## emaxi
module emaxi( 
   wr_wait, rd_wait, rr_access, rr_packet, m_axi_awid, m_axi_awaddr,
   m_axi_awlen, m_axi_awsize, m_axi_awburst, m_axi_awlock,
   m_axi_awcache, m_axi_awprot, m_axi_awqos, m_axi_awvalid, m_axi_wid,
   m_axi_wdata, m_axi_wstrb, m_axi_wlast, m_axi_wvalid, m_axi_bready,
   m_axi_arid, m_axi_araddr, m_axi_arlen, m_axi_arsize, m_axi_arburst,
   m_axi_arlock, m_axi_arcache, m_axi_arprot, m_axi_arqos,
   m_axi_arvalid, m_axi_rready,
   wr_access, wr_packet, rd_access, rd_packet, rr_wait, m_axi_aclk,
   m_axi_aresetn, m_axi_awready, m_axi_wready, m_axi_bid, m_axi_bresp,
   m_axi_bvalid, m_axi_arready, m_axi_rid, m_axi_rdata, m_axi_rresp,
   m_axi_rlast, m_axi_rvalid
   );
clock: 5.8 ns
lec_check: 0
abc_area: 1
cap_margin: 10
cell_pad_in_sites_global_placement: 1
core_aspect_ratio: 0.76
core_margin: 2
core_utilization: 62
cts_cluster_diameter: 211
gpl_routability_driven: 1
gpl_timing_driven: 0
hold_slack_margin: -0.1
place_density_lb_addon: 0.01
slew_margin: 35
tns_end_percent: 20
run.sh (not shown) runs the stock make flow with config.mk's settings and CLKGATE_MAP_FILE=.
Then changed:
Settings changed: ABC_AREA 1 to unset, CAP_MARGIN 10 to 20, CELL_PAD_IN_SITES_GLOBAL_PLACEMENT 1 to unset, CORE_ASPECT_RATIO 0.76 to unset, CORE_UTILIZATION 62 to 66, CTS_CLUSTER_DIAMETER 211 to unset, GPL_ROUTABILITY_DRIVEN 1 to unset, GPL_TIMING_DRIVEN 0 to unset, HOLD_SLACK_MARGIN -0.1 to unset, PLACE_DENSITY_LB_ADDON 0.01 to unset, SLEW_MARGIN 35 to 20, TNS_END_PERCENT 20 to unset.
Clock period 5.8 ns to 2.6 ns, I/O delays scaled along.
The changed run ran to the end with no violations.
Routed wire length shrinks by 28%.
Sequential cell count is unchanged.
Worst setup slack got worse by 1500 ps.
Count of clock-buffer cells in the layout grows by 25.
Clock skew shrinks by 24 ps.
Area after synthesis shrinks by 3.4%.
First-iteration DRC count shrinks by 42%.
Final cell count shrinks by 29%.
Sequential power grows by 120%.
Power grows by 110%.
Via count shrinks by 27%.
Then changed:
Settings changed: CORE_UTILIZATION 66 to 13.
Clock period 2.6 ns to 7.38 ns, I/O delays scaled along.
The new run completed without violations.
Synthesized cell count does not change.
Combinational power is lower by well over a third.
Clock skew is higher by 69 ps.
Core utilization is lower by 63 points.
Cell area is higher by a few percent.
Worst setup slack improves by 2400 ps.
Non-clock buffer count is lower by 184.
Then changed:
Settings changed: CORE_UTILIZATION 13 to 70, CTS_CLUSTER_SIZE set to 14.
Clock period 7.38 ns to 2.02 ns, I/O delays scaled along.
- With this change the flow completed and failed the layout checks on setup timing
- global-route usage rose by 33 points
- first-iteration DRC count rose by 130%
- final cell count fell by 46%
- worst hold slack gets worse by 89 ps
- combinational power rose to 4.9 times its value
- clock skew fell by 54 ps
- sequential share of layout area rose by 2.1 points
- power rose to 3.8 times its value
- via count rose by 16%
- sequential cell count stays the same
- count of clock-buffer cells in the layout rose by 22

## main
Starting RTL as in the previous note.
Settings: LEC_CHECK=0, ABC_AREA=1, CAP_MARGIN=20, CORE_MARGIN=2, CORE_UTILIZATION=72, CTS_CLUSTER_SIZE=75, HOLD_SLACK_MARGIN=0.29, PLACE_DENSITY_LB_ADDON=0.2, SETUP_SLACK_MARGIN=-0.26, SLEW_MARGIN=20; clock period 4.25 ns.
Input-level comparison between the feature branch and main:
- CAP_MARGIN now 0, was 20
- PLACE_DENSITY_LB_ADDON no longer set, was 0.2
- CORE_UTILIZATION now 70, was 72
- TNS_END_PERCENT now 5, previously not set
- the clock period (ns, I/O delays scaled along) now 3.75, was 4.25
--- outcome ---
On cell count, the feature branch tracks main almost exactly. The higher worst hold slack after final layout came out of the feature branch. The feature branch: non-clock buffer count is 36 higher than what main reported. When the final numbers for main and the feature branch were put side by side, the design area turned out to be greater in the feature branch. Re standby leakage power: main was lower than the feature branch. All-layer global routing usage (lower): the feature branch. Across both runs, largest clock skew in the final design was lower for the feature branch than for main. Total routed wire length on the met1 layer delta for the feature branch relative to main: 2600 um higher. Diff main -> the feature branch: pre-CTS setup slack down 110 ps, highest ir drop seen on vdd went down.
Power and IR drop assume default switching activity.
